==> inputs of zinc <==
==> flow/design.v <==
module sig_altmult_add
(
	input signed [15:0] dataa, datab, datac, datad,
	input 		clock, aclr,
	output reg 	[32:0] result
);
	reg signed	[15:0] dataa_reg, datab_reg, datac_reg, datad_reg;
	reg signed	[31:0] mult0_result, mult1_result;
	always @ (posedge clock or posedge aclr) begin
    	if (aclr) begin
			dataa_reg <= {16{1'b0}};
			datab_reg <= {16{1'b0}};
			datac_reg <= {16{1'b0}};
			datad_reg <= {16{1'b0}};
			mult0_result <= {32{1'b0}};
			mult1_result <= {32{1'b0}};
			result <= {33{1'b0}};
		end
		else begin
			dataa_reg <= dataa;
			datab_reg <= datab;
			datac_reg <= datac;
			datad_reg <= datad;
			mult0_result <= dataa_reg * datab_reg;
			mult1_result <= datac_reg * datad_reg;
			result <= mult0_result + mult1_result;
		end
	end
endmodule
==> flow/run.sh <==
#!/bin/bash
# the make line also repeats each setting of config.mk as NAME=value (left out here)
make -C /OpenROAD-flow-scripts/flow DESIGN_CONFIG=/design/flow/config.mk WORK_HOME=/design/flow/orfs CLKGATE_MAP_FILE= finish
==> flow/config.mk <==
export PLATFORM = sky130hd
export DESIGN_NAME = sig_altmult_add
export DESIGN_NICKNAME = sig_altmult_add
export VERILOG_FILES = /design/flow/design.v
export SDC_FILE = /design/flow/constraint.sdc
export NUM_CORES = 4
export LEC_CHECK = 0
export CAP_MARGIN = 20
export CELL_PAD_IN_SITES_DETAIL_PLACEMENT = 1
export CELL_PAD_IN_SITES_GLOBAL_PLACEMENT = 0
export CORE_ASPECT_RATIO = 0.77
export CORE_MARGIN = 6
export CORE_UTILIZATION = 40
export GPL_TIMING_DRIVEN = 1
export HOLD_SLACK_MARGIN = 0.16
export MAX_ROUTING_LAYER = met4
export PLACE_DENSITY_LB_ADDON = 0.2
export SETUP_SLACK_MARGIN = 3.33
export SLEW_MARGIN = 10
==> flow/constraint.sdc <==
create_clock -name core_clock -period 11.5 [get_ports {clock}]
set_input_delay 2.3000 -clock core_clock [delete_from_list [all_inputs] [get_ports {clock}]]
set_output_delay 2.3000 -clock core_clock [all_outputs]
set_load 0.01 [all_outputs]
==> quartz (differences from zinc) <==
==> flow/config.mk (replaced) <==
export PLATFORM = sky130hd
export DESIGN_NAME = sig_altmult_add
export DESIGN_NICKNAME = sig_altmult_add
export VERILOG_FILES = /design/flow/design.v
export SDC_FILE = /design/flow/constraint.sdc
export NUM_CORES = 4
export LEC_CHECK = 0
export CAP_MARGIN = 20
export CORE_MARGIN = 2
export CORE_UTILIZATION = 57
export CTS_CLUSTER_DIAMETER = 211
export CTS_CLUSTER_SIZE = 42
export SETUP_SLACK_MARGIN = 1.44
export SLEW_MARGIN = 20
==> flow/constraint.sdc (replaced) <==
create_clock -name core_clock -period 5.18 [get_ports {clock}]
set_input_delay 1.0360 -clock core_clock [delete_from_list [all_inputs] [get_ports {clock}]]
set_output_delay 1.0360 -clock core_clock [all_outputs]
set_load 0.01 [all_outputs]
==> sierra (differences from zinc) <==
==> flow/config.mk (replaced) <==
export PLATFORM = sky130hd
export DESIGN_NAME = sig_altmult_add
export DESIGN_NICKNAME = sig_altmult_add
export VERILOG_FILES = /design/flow/design.v
export SDC_FILE = /design/flow/constraint.sdc
export NUM_CORES = 4
export LEC_CHECK = 0
export CAP_MARGIN = 20
export CORE_MARGIN = 2
export CORE_UTILIZATION = 59
export SLEW_MARGIN = 20
==> flow/constraint.sdc (replaced) <==
create_clock -name core_clock -period 4.63 [get_ports {clock}]
set_input_delay 0.9260 -clock core_clock [delete_from_list [all_inputs] [get_ports {clock}]]
set_output_delay 0.9260 -clock core_clock [all_outputs]
set_load 0.01 [all_outputs]
==> yarrow (differences from zinc) <==
==> flow/config.mk (replaced) <==
export PLATFORM = sky130hd
export DESIGN_NAME = sig_altmult_add
export DESIGN_NICKNAME = sig_altmult_add
export VERILOG_FILES = /design/flow/design.v
export SDC_FILE = /design/flow/constraint.sdc
export NUM_CORES = 4
export LEC_CHECK = 0
export CAP_MARGIN = 25
export CORE_ASPECT_RATIO = 1.22
export CORE_MARGIN = 3
export CORE_UTILIZATION = 40
export CTS_CLUSTER_SIZE = 48
export GPL_TIMING_DRIVEN = 0
export SLEW_MARGIN = 20
==> flow/constraint.sdc (replaced) <==
create_clock -name core_clock -period 7.0 [get_ports {clock}]
set_input_delay 1.4000 -clock core_clock [delete_from_list [all_inputs] [get_ports {clock}]]
set_output_delay 1.4000 -clock core_clock [all_outputs]
set_load 0.01 [all_outputs]
==> comparison table <==
Result of the run: sierra failed layout checks; quartz failed layout checks; yarrow no timing/DRC/antenna violations; zinc no timing/DRC/antenna violations
Violated checks: sierra setup timing; quartz setup timing; yarrow -; zinc -
WP data arrival: sierra 6310 ps; quartz 6350 ps; yarrow 7180 ps; zinc 7360 ps
Core Footprint: sierra 42900 sq um; quartz 44200 sq um; yarrow 62700 sq um; zinc 62500 sq um
Maximum number of pins on one net before global-route repair: sierra 106; quartz 100; yarrow 96; zinc 63
Fraction of area in multi-input gates: sierra 61.6%; quartz 62.3%; yarrow 66.9%; zinc 67.7%
Met2 track utilization from global routing: sierra 48.8%; quartz 47.4%; yarrow 35.0%; zinc 31.9%
Worst Slack Setup Final: sierra -1330 ps; quartz -808 ps; yarrow 175 ps; zinc 4550 ps
Highest Clock Rate: sierra 168 MHz; quartz 167 MHz; yarrow 147 MHz; zinc 144 MHz
Total instance count after detailed placement: sierra 3547; quartz 3546; yarrow 3519; zinc 3440
Die outline height: sierra 212 microns; quartz 216 microns; yarrow 285 microns; zinc 234 microns
Maximum fanout along the worst path: sierra 7; quartz 5; yarrow 10; zinc 16
Worst Setup SP: sierra datab_reg[4]; quartz datac_reg[15]; yarrow dataa_reg[12]; zinc datad_reg[1]
Worst-case setup slack after placement: sierra -1520 ps; quartz -1020 ps; yarrow -290 ps; zinc 4580 ps
Buffers and inverters on the worst path: sierra 4; quartz 7; yarrow 4; zinc 3
Slowest cell on the critical path: sierra sky130_fd_sc_hd__fa_1; quartz sky130_fd_sc_hd__fa_2; yarrow sky130_fd_sc_hd__a221oi_1; zinc sky130_fd_sc_hd__fa_1
Placed cell area: sierra 30000 sq um; quartz 30100 sq um; yarrow 27600 sq um; zinc 27300 sq um
R2R depth: sierra 19; quartz 22; yarrow 18; zinc 19
Met3 Wirelength: sierra 2740 microns; quartz 3120 microns; yarrow 2410 microns; zinc 2110 microns
Startpoint of the worst register-to-register path: sierra datab_reg[4]; quartz datac_reg[15]; yarrow dataa_reg[12]; zinc datad_reg[1]

========
==> indigo: inputs <==
RTL: the design.v shown in full above, as it stands there.
Settings: LEC_CHECK=0, ABC_AREA=1, CAP_MARGIN=20, CORE_MARGIN=2, CORE_UTILIZATION=72, CTS_CLUSTER_DIAMETER=206, CTS_CLUSTER_SIZE=79, MAX_ROUTING_LAYER=met4, PLACE_DENSITY_LB_ADDON=0.01, SLEW_MARGIN=20, TNS_END_PERCENT=40; clock period 5.48 ns.
run.sh (not shown) runs the stock make flow with config.mk's settings and CLKGATE_MAP_FILE=.
==> willow (differences from indigo) <==
ABC_AREA = unset   (was 1)
CTS_CLUSTER_DIAMETER = unset   (was 206)
CTS_CLUSTER_SIZE = 47   (was 79)
MAX_ROUTING_LAYER = unset   (was met4)
SETUP_SLACK_MARGIN = 1.66   (was unset)
TNS_END_PERCENT = unset   (was 40)
==> flow/constraint.sdc (replaced) <==
create_clock -name core_clock -period 5.85 [get_ports {clock}]
set_input_delay 1.1700 -clock core_clock [delete_from_list [all_inputs] [get_ports {clock}]]
set_output_delay 1.1700 -clock core_clock [all_outputs]
set_load 0.01 [all_outputs]
==> impl_metrics.yaml <==
# synthesis and place-and-route metrics
detailed_routing:
  viasPerCell: 6.09
  routedWlPerCell_um: 22.0
status:
  outcome: "finished with violations"
  check-failures: "negative setup slack"
cts:
  path_clk_slew_ps: 70
synthesis:
  ys_cells: 2596
cells_and_area:
  syn2layout_area_growth_pct: 22.8
  nNonClkInverters: 617
timing:
  holdWs_ps: 502
  setup_viol: 22
  setup_slack_ps: -344
  min_period_ps: 6190
grt:
  gr-usage-all-layers_pct: 39.3
-- figures above: willow

==> impl_metrics.yaml <==
# synthesis and place-and-route metrics
status:
  check-failures: "negative setup slack"
  outcome: "finished with violations"
cells_and_area:
  nNonClkInverters: 1081
  combGateArea_um2: 20600
cts:
  path_clk_slew_ps: 80
detailed_routing:
  wl_met1_mm: 32.1
  viasPerCell: 5.89
  routedWlPerCell_um: 21.0
grt:
  gr-usage-all-layers_pct: 43.0
timing:
  holdWs_ps: 495
  setup_viol: 11
  setup_slack_ps: -190
  min_period_ps: 5670
synthesis:
  ys_cells: 3599
-- figures above: indigo


========
==> inputs of wip/juniper <==
Starts from the design.v that is shown in full above.
clock: 6.78 ns
lec_check: 0
cap_margin: 20
core_margin: 2
core_utilization: 40
slew_margin: 20
==> inputs of wip/delta, as changes to wip/juniper <==
--- a/flow/config.mk
+++ b/flow/config.mk
@@ -6,6 +6,9 @@
 export NUM_CORES = 4
 export LEC_CHECK = 0
+export ABC_AREA = 1
 export CAP_MARGIN = 20
 export CORE_MARGIN = 2
-export CORE_UTILIZATION = 40
+export CORE_UTILIZATION = 72
+export CTS_CLUSTER_DIAMETER = 213
+export PLACE_DENSITY_LB_ADDON = 0.01
 export SLEW_MARGIN = 20
==> flow/constraint.sdc (replaced) <==
create_clock -name core_clock -period 5.14 [get_ports {clock}]
set_input_delay 1.0280 -clock core_clock [delete_from_list [all_inputs] [get_ports {clock}]]
set_output_delay 1.0280 -clock core_clock [all_outputs]
set_load 0.01 [all_outputs]
==> inputs of wip/xenon, as changes to wip/juniper <==
--- a/flow/config.mk
+++ b/flow/config.mk
@@ -8,4 +8,5 @@
 export CAP_MARGIN = 20
 export CORE_MARGIN = 2
-export CORE_UTILIZATION = 40
+export CORE_UTILIZATION = 66
+export SETUP_SLACK_MARGIN = 1.18
 export SLEW_MARGIN = 20
==> flow/constraint.sdc (replaced) <==
create_clock -name core_clock -period 5.18 [get_ports {clock}]
set_input_delay 1.0360 -clock core_clock [delete_from_list [all_inputs] [get_ports {clock}]]
set_output_delay 1.0360 -clock core_clock [all_outputs]
set_load 0.01 [all_outputs]
==> comparison table <==
quantity	wip/xenon	wip/delta	wip/juniper
Outcome	failed layout checks	did not finish	no timing/DRC/antenna violations
Last stage reached	-	global routing	-
Reasons for failing layout checks	setup timing	-	-
Total number of vias	19.4k	-	17.4k
Crit-path max FO	4	-	16
Non-Clock Buffer Count	534	-	136
Xor and xnor area share after synthesis	3.05%	1.68%	3.05%
End of the worst register-to-register path	mult1_result[31]$_DFF_PP0_	-	mult0_result[28]$_DFF_PP0_
Leading cell category by total area	multi-input combinational cells	-	multi-input combinational cells
Total wirelength of the detailed-routed design	64,400 um	-	56,700 um
Setup-violating endpoint count in the final report	38	-	0
Comb/total area	62.0%	-	67.0%
Total count of hold-check failures in the final report	0	-	0
Reg-to-reg setup timing slack	-860 ps	-	290 ps
Share of final layout cell area taken by non-clock buffers	14.6%	-	4.49%
Path class of the lowest-slack min-delay path	flop to flop	-	flop to flop
Clock period minus final worst setup slack	6040 ps	-	6490 ps
Clock buffer instance count of the final layout	18	-	18
Number of cells traversed by the worst register-to-register path	21	-	18
Setup TNS	-21,450 ps	-	0 ps
End point of the worst hold path	result[0]$_DFF_PP0_	-	result[0]$_DFF_PP0_
